Setup of north:
Design error_correction, start of the top module:
module error_correction # (
    parameter puf_sig_length     = 256,
    parameter ipid_N             = 16
)
(
    input                                clk,
    input                                rst_n,
    input        [1:0]                   pcm_instruction,
    input        [puf_sig_length-1:0]    pcm_puf_in,
    input                                pcm_puf_in_valid,
    input        [$clog2(ipid_N)-1:0]    pcm_ipid_number,
    output logic [puf_sig_length-1:0]    pcm_puf_out,
    output logic                         pcm_puf_out_valid,
    output logic                         pcm_S_c  
);
Settings: LEC_CHECK=0, ABC_AREA=1, CAP_MARGIN=20, CORE_ASPECT_RATIO=1.65, CORE_MARGIN=10, CORE_UTILIZATION=37, CTS_CLUSTER_SIZE=52, GPL_ROUTABILITY_DRIVEN=0, PLACE_DENSITY=0.47, SLEW_MARGIN=10; clock period 3.74 ns.
run.sh (not shown) runs the stock make flow with config.mk's settings and CLKGATE_MAP_FILE=.
Here is what was changed in the inputs of south compared with north.
- a deleted CORE_ASPECT_RATIO that had been 1.65
- a deleted ABC_AREA that had been 1
- a change of PLACE_DENSITY from 0.47 to 0.6
- a change of CORE_MARGIN from 10 to 2
- a deleted GPL_ROUTABILITY_DRIVEN that had been 0
- a change of CORE_UTILIZATION from 37 to 40
- a deleted CTS_CLUSTER_SIZE that had been 52
- a change of SLEW_MARGIN from 10 to 20
- a change of the clock period (ns, I/O delays scaled along) from 3.74 to 3.88
==> comparison <==
- Summary of south over north: part of the total power dissipated in combinational logic saw an increase, combinational share of cell area shows a reduction of 3.6 points.
- Global-route usage came out lower on south than on north.
- For synthesized area, dividing the value from north by the value from south gives 1.12.
Input-level comparison between east and south:
- CORE_UTILIZATION now 30, was 40
==> results <==
- Going from south to east, global-route wire length before repair grows by about 1.6%.
- Against south, switching power total in east rose slightly.
- Going from south to east, utilization after layout shrinks by 12 points.
- Summary of east over south: later-pin clock latency in the skew report barely changed; minimum clock period after layout dropped 0.049 ns; worst setup margin climbed 0.049 ns; total power climbed about 1.2%.
Relative to east, the following input files were edited for west:
- changing CORE_UTILIZATION from 30 to 40
- changing the clock period (ns, I/O delays scaled along) from 3.88 to 6.53
Findings:
- Going from east to west, the smallest setup slack after layout was found to have gone up by 1.64 ns.
- Number of buffer and inverter instances along the worst setup path in west vs east: down 3
- Against east as the reference, west delivers a lower final-layout worst hold slack.
- The lower final period utilization came out of west.
- Looking only at critical path depth, and setting everything else aside, the lower value of west and east goes to west.

========
Starting RTL as in the previous note.
make LEC_CHECK=0 ABC_AREA=0 CAP_MARGIN=20 CELL_PAD_IN_SITES_DETAIL_PLACEMENT=2 CELL_PAD_IN_SITES_GLOBAL_PLACEMENT=2 CORE_ASPECT_RATIO=0.56 CORE_MARGIN=2 CORE_UTILIZATION=35 GPL_TIMING_DRIVEN=0 MIN_ROUTING_LAYER=met2 SETUP_SLACK_MARGIN=0.72 SLEW_MARGIN=35 TNS_END_PERCENT=95 finish   # period 5.0 ns
Edit:
--- a/flow/config.mk
+++ b/flow/config.mk
@@ -8 +8 @@
-export ABC_AREA = 0
+export ABC_AREA = 1
@@ -12 +11,0 @@
-export CORE_ASPECT_RATIO = 0.56
@@ -19 +18 @@
-export TNS_END_PERCENT = 95
+export TNS_END_PERCENT = 75
After rerunning: Design area goes up by 10%. Worst setup slack improved by 0.18 ns. Die area goes up by about 12%. Maximum frequency came out higher by 4.3%. Core utilization came out lower by 0.88 points. Final cell count came out higher by 73%.
Edit:
==> flow/config.mk (replaced) <==
export PLATFORM = sky130hd
export DESIGN_NAME = error_correction
export DESIGN_NICKNAME = error_correction
export VERILOG_FILES = /design/flow/design.v
export SDC_FILE = /design/flow/constraint.sdc
export NUM_CORES = 4
export LEC_CHECK = 0
export CAP_MARGIN = 20
export CORE_MARGIN = 2
export CORE_UTILIZATION = 40
export PLACE_DENSITY = 0.6
export SLEW_MARGIN = 20
Clock power went down by about 10%.
Hold slack degrades by 0.19 ns.
Total power came out lower by about 2.6%.
Clock-buffer cell count falls by 37.
Routed wire length fell by about 50%.
Edit:
--- a/flow/config.mk
+++ b/flow/config.mk
@@ -8,0 +9 @@
+export CORE_ASPECT_RATIO = 0.93
@@ -11 +12,6 @@
-export PLACE_DENSITY = 0.6
+export CTS_CLUSTER_DIAMETER = 199
+export GPL_TIMING_DRIVEN = 0
+export HOLD_SLACK_MARGIN = 0.17
+export MAX_ROUTING_LAYER = met4
+export MIN_ROUTING_LAYER = met2
+export PLACE_DENSITY_LB_ADDON = 0.06
After rerunning: Cell area came out higher by 3.2%. Hold slack is better by 0.22 ns. Cell count came out higher by 2.1%. Register-to-register slack is worse by 0.56 ns. Synthesized cell count is unchanged. Critical path depth came out higher by 2. Synthesized area does not change.

========
Starting RTL as in the previous note.
make LEC_CHECK=0 CAP_MARGIN=20 CORE_MARGIN=2 CORE_UTILIZATION=64 HOLD_SLACK_MARGIN=0.29 SETUP_SLACK_MARGIN=0.63 SLEW_MARGIN=20 finish   # period 2.21 ns
The first run ran to the end with violations: negative setup slack.
Edit:
CTS_CLUSTER_SIZE = 54   (was unset)
SETUP_SLACK_MARGIN = -0.18   (was 0.63)
clock period = 2.15 ns   (was 2.21 ns; I/O delays follow)
What happened: The new run finished but fails on negative setup slack; clock-buffer cell count is lower by 5; die size stays the same; sequential share of layout area is about the same; final cell count is lower by 1.1%; worst setup slack got worse by 0.020 ns; first-iteration DRC count is lower by 7.3%.
Edit:
ABC_AREA = 1   (was unset)
CORE_UTILIZATION = 69   (was 64)
CTS_CLUSTER_DIAMETER = 327   (was unset)
CTS_CLUSTER_SIZE = 96   (was 54)
HOLD_SLACK_MARGIN = unset   (was 0.29)
PLACE_DENSITY = 0.6   (was unset)
SETUP_SLACK_MARGIN = 0.64   (was -0.18)
=>
- This time the run aborted during global routing (5_1_grt) with ODB-0269
- die area went up by 3.6%
- area after synthesis grows by 12%
- synthesized cell count came out higher by about 130%
Edit:
CORE_UTILIZATION = 72   (was 69)
PLACE_DENSITY = 0.41   (was 0.6)
The new run did not get past global routing (5_1_grt) (GRT-0228).
Die size drops by 4.1%.
Synthesized cell count stays the same.
Synthesized area does not change.
Edit:
ABC_AREA = unset   (was 1)
CORE_UTILIZATION = 64   (was 72)
CTS_CLUSTER_DIAMETER = unset   (was 327)
CTS_CLUSTER_SIZE = unset   (was 96)
PLACE_DENSITY = unset   (was 0.41)
SETUP_SLACK_MARGIN = unset   (was 0.64)
clock period = 2.21 ns   (was 2.15 ns; I/O delays follow)
After rerunning:
- This time the run finished but fails on negative setup slack
- die size came out higher slightly
- synthesized cell count came out lower by well over a third
- area after synthesis came out lower by roughly a tenth
Edit:
CORE_UTILIZATION = 70   (was 64)
CTS_CLUSTER_SIZE = 49   (was unset)
Now the flow aborted during global routing (5_1_grt).
Area after synthesis is unchanged.
Synthesized cell count is unchanged.
Die area fell by 8.5%.

========
error_correction again, from the RTL that the note above started with.
export LEC_CHECK = 0
export CAP_MARGIN = 20
export CELL_PAD_IN_SITES_DETAIL_PLACEMENT = 0
export CORE_MARGIN = 2
export CORE_UTILIZATION = 45
export CTS_CLUSTER_SIZE = 72
export GPL_ROUTABILITY_DRIVEN = 1
export MAX_ROUTING_LAYER = met4
export MIN_ROUTING_LAYER = met1
export PLACE_DENSITY_LB_ADDON = 0.17
export SLEW_MARGIN = 40
export TNS_END_PERCENT = 30
create_clock -name core_clock -period 4.45 [get_ports {clk}]
The first run completed with no timing, DRC or antenna violations.
Rerun with:
==> flow/config.mk (replaced) <==
export PLATFORM = sky130hd
export DESIGN_NAME = error_correction
export DESIGN_NICKNAME = error_correction
export VERILOG_FILES = /design/flow/design.v
export SDC_FILE = /design/flow/constraint.sdc
export NUM_CORES = 4
export LEC_CHECK = 0
export CAP_MARGIN = 20
export CORE_MARGIN = 2
export CORE_UTILIZATION = 64
export SLEW_MARGIN = 20
==> flow/constraint.sdc (replaced) <==
create_clock -name core_clock -period 2.15 [get_ports {clk}]
set_input_delay 0.4300 -clock core_clock [delete_from_list [all_inputs] [get_ports {clk}]]
set_output_delay 0.4300 -clock core_clock [all_outputs]
set_load 0.01 [all_outputs]
Now the flow completed, yet does not pass: setup timing.
Routed wire length increases by a quarter to a third.
Combinational power increases to 3.3 times its value.
Non-clock buffer count increases by 1005.
Via count increases by a quarter to a third.
Synthesized area stays the same.
Final cell count increases by a few percent.
Sequential share of layout area decreases by 6.5 points.
Rerun with:
--- a/flow/config.mk
+++ b/flow/config.mk
@@ -9,3 +9,4 @@
 export CORE_MARGIN = 2
-export CORE_UTILIZATION = 64
+export CORE_UTILIZATION = 70
+export CTS_CLUSTER_SIZE = 47
 export SLEW_MARGIN = 20
What happened:
- This time the run never finished: it broke off in global routing with GRT-0116
- synthesized area is unchanged
- synthesized cell count does not change
- die size shrinks by about 8%
Rerun with:
--- a/flow/config.mk
+++ b/flow/config.mk
@@ -10,3 +10,4 @@
 export CORE_UTILIZATION = 70
-export CTS_CLUSTER_SIZE = 47
+export CTS_CLUSTER_SIZE = 59
+export PLACE_DENSITY = 0.6
 export SLEW_MARGIN = 20
==> flow/constraint.sdc (replaced) <==
create_clock -name core_clock -period 3.11 [get_ports {clk}]
set_input_delay 0.6220 -clock core_clock [delete_from_list [all_inputs] [get_ports {clk}]]
set_output_delay 0.6220 -clock core_clock [all_outputs]
set_load 0.01 [all_outputs]
After rerunning: This time the run ran to the end with violations: setup timing; synthesized cell count stays the same; area after synthesis stays the same; die area is unchanged.
Rerun with:
--- a/flow/config.mk
+++ b/flow/config.mk
@@ -9,5 +9,6 @@
 export CORE_MARGIN = 2
-export CORE_UTILIZATION = 70
+export CORE_UTILIZATION = 65
 export CTS_CLUSTER_SIZE = 59
 export PLACE_DENSITY = 0.6
+export SETUP_SLACK_MARGIN = 0.56
 export SLEW_MARGIN = 20
==> flow/constraint.sdc (replaced) <==
create_clock -name core_clock -period 2.15 [get_ports {clk}]
set_input_delay 0.4300 -clock core_clock [delete_from_list [all_inputs] [get_ports {clk}]]
set_output_delay 0.4300 -clock core_clock [all_outputs]
set_load 0.01 [all_outputs]
Outcome: The changed run finished with setup timing left. Routed wire length is higher by 12%. Worst setup slack got worse by 790 ps. Clock-buffer cell count does not change. Global-route usage is lower by 0.49 points. Die area is higher by 7.6%. Hold slack got worse by 360 ps. Core utilization is higher by 1.5 points. Combinational power is higher by 100%. Cell area is higher by 9.8%. Sequential cell count does not change. Non-clock buffer count is higher by 479.
Rerun with:
--- a/flow/config.mk
+++ b/flow/config.mk
@@ -9,4 +9,5 @@
 export CORE_MARGIN = 2
-export CORE_UTILIZATION = 65
-export CTS_CLUSTER_SIZE = 59
+export CORE_UTILIZATION = 70
+export CTS_CLUSTER_DIAMETER = 360
+export CTS_CLUSTER_SIZE = 37
 export PLACE_DENSITY = 0.6
With this change the flow did not get past global routing (GRT-0232); die area fell by about 7%; area after synthesis is unchanged; synthesized cell count stays the same.

========
## job 4222
error_correction again, from the RTL that the note above started with.
clock: 3.36 ns
lec_check: 0
cap_margin: 20
core_margin: 2
core_utilization: 66
setup_slack_margin: 0.93
slew_margin: 20
Job 4222 finished every step from synthesis to the final layout, and the layout passed the timing, DRC and antenna checks.
diff inputs: job 4222 => job 818
Settings: CORE_UTILIZATION now 70, was 66; CTS_CLUSTER_SIZE now 30, previously not set; PLACE_DENSITY now 0.6, previously not set; SETUP_SLACK_MARGIN no longer set, was 0.93; the clock period (ns, I/O delays scaled along) now 2.75, was 3.36.
==> comparison <==
Compared with job 4222, in job 818 number of enable flip-flop cells level; die outline area moved down; number of rows created at floorplan moved down.
Measured against each other, job 818 and job 4222 differ in buffer count from post-CTS setup fixing, the lower figure coming from job 818.
Setup slack after placement (higher): job 4222
Across job 4222 and job 818, a clean result was obtained everywhere but in job 818.
The flow ended early for job 818: it failed with a tool error in global routing.
Job 4222 and job 818 ended up with roughly the same post-synthesis average cell area.
--- input diff job 818..job 1490 ---
Settings: changing CTS_CLUSTER_SIZE from 30 to 36; removing PLACE_DENSITY (formerly 0.6); changing the clock period (ns, I/O delays scaled along) from 2.75 to 2.95.
==> comparison <==
Taking job 818 as the reference, in job 1490 half-perimeter wire length after placement shows a reduction of about 4%; depth of the CTS H-tree shows no meaningful change.
Comparing job 818 against job 1490, there is no change at all in initial core utilization.
Status job 1490: flow complete, layout not clean - max-capacitance violations, max-slew violations, negative setup slack
In job 1490 the pre-CTS setup slack turned out 260 ps higher than in job 818.
Reported for job 1490 and job 818, count of mapped cells out of synthesis turned out identical to the last digit.
Between job 1490 and job 818, the async set-or-reset flop fraction in the synthesized netlist figures differ only marginally.
Side by side, number of buffers created by CTS turned out lower in job 1490 than in job 818.
Cell count after placement was higher in the run labelled job 818.

========
Starting RTL as in the previous note.
export LEC_CHECK = 0
export ABC_AREA = 1
export CAP_MARGIN = 25
export CELL_PAD_IN_SITES_GLOBAL_PLACEMENT = 2
export CORE_ASPECT_RATIO = 1.14
export CORE_MARGIN = 4
export CORE_UTILIZATION = 66
export CTS_CLUSTER_DIAMETER = 199
export CTS_CLUSTER_SIZE = 68
export GPL_TIMING_DRIVEN = 0
export HOLD_SLACK_MARGIN = -0.07
export MAX_ROUTING_LAYER = met4
export MIN_ROUTING_LAYER = met2
export SLEW_MARGIN = 20
create_clock -name core_clock -period 5.0 [get_ports {clk}]
The starting point failed in global placement without I/O.
==> next run, changes <==
Settings changed: ABC_AREA 1 to default, CAP_MARGIN 25 to 20, CELL_PAD_IN_SITES_GLOBAL_PLACEMENT 2 to default, CORE_ASPECT_RATIO 1.14 to default, CORE_MARGIN 4 to 2, CORE_UTILIZATION 66 to 58, CTS_CLUSTER_DIAMETER 199 to default, CTS_CLUSTER_SIZE 68 to default, GPL_TIMING_DRIVEN 0 to default, HOLD_SLACK_MARGIN -0.07 to default, MAX_ROUTING_LAYER met4 to default, MIN_ROUTING_LAYER met2 to default, PLACE_DENSITY from default to 0.6.
Clock period 5.0 ns to 3.67 ns, I/O delays scaled along.
Result: Now the flow passed the timing, DRC and antenna checks. Area after synthesis fell by roughly a tenth. Synthesized cell count decreases by well over a third. Die size is lower slightly.
==> next run, changes <==
Settings changed: CORE_UTILIZATION 58 to 70, CTS_CLUSTER_SIZE from default to 37.
Clock period 3.67 ns to 2.2 ns, I/O delays scaled along.
This time the run aborted during clock tree synthesis, error DPL-0033. Synthesized area does not change. Die size went down by 17%. Synthesized cell count is unchanged.
==> next run, changes <==
Settings changed: CAP_MARGIN 20 to 25, CORE_MARGIN 2 to 9, CORE_UTILIZATION 70 to 71, CTS_CLUSTER_SIZE 37 to 100, GPL_TIMING_DRIVEN from default to 0, HOLD_SLACK_MARGIN from default to -0.01, MIN_ROUTING_LAYER from default to met1, PLACE_DENSITY 0.6 to default, PLACE_DENSITY_LB_ADDON from default to 0.27, SETUP_SLACK_MARGIN from default to 0.52, TNS_END_PERCENT from default to 100.
Outcome:
- The changed run failed in global routing
- die size rises by a few percent
- area after synthesis is unchanged
- synthesized cell count stays the same

========
Starting RTL as in the previous note.
clock: 5.0 ns
lec_check: 0
abc_area: 1
cap_margin: 20
core_aspect_ratio: 0.53
core_margin: 4
core_utilization: 40
cts_cluster_diameter: 199
gpl_timing_driven: 0
hold_slack_margin: -0.07
max_routing_layer: met4
min_routing_layer: met2
place_density_lb_addon: 0.06
slew_margin: 20
The baseline died in global routing, error GRT-0116.
Rerun with:
==> flow/config.mk (replaced) <==
export PLATFORM = sky130hd
export DESIGN_NAME = error_correction
export DESIGN_NICKNAME = error_correction
export VERILOG_FILES = /design/flow/design.v
export SDC_FILE = /design/flow/constraint.sdc
export NUM_CORES = 4
export LEC_CHECK = 0
export CAP_MARGIN = 20
export CORE_MARGIN = 2
export CORE_UTILIZATION = 40
export MIN_ROUTING_LAYER = met2
export SLEW_MARGIN = 20
export TNS_END_PERCENT = 75
The changed run finished with timing, DRC and antenna clean.
Area after synthesis shrinks by about 10%.
Die area falls by about 12%.
Synthesized cell count goes down by about 60%.
Rerun with:
--- a/flow/config.mk
+++ b/flow/config.mk
@@ -11 +11,2 @@
-export MIN_ROUTING_LAYER = met2
+export PLACE_DENSITY = 0.6
+export SETUP_SLACK_MARGIN = -0.24
@@ -13 +13,0 @@
-export TNS_END_PERCENT = 75
==> flow/constraint.sdc (replaced) <==
create_clock -name core_clock -period 3.88 [get_ports {clk}]
set_input_delay 0.7760 -clock core_clock [delete_from_list [all_inputs] [get_ports {clk}]]
set_output_delay 0.7760 -clock core_clock [all_outputs]
set_load 0.01 [all_outputs]
Effect: Cell area increases by a few percent; synthesized cell count stays the same; via count drops by a quarter to a third.
Power and IR drop assume default switching activity.
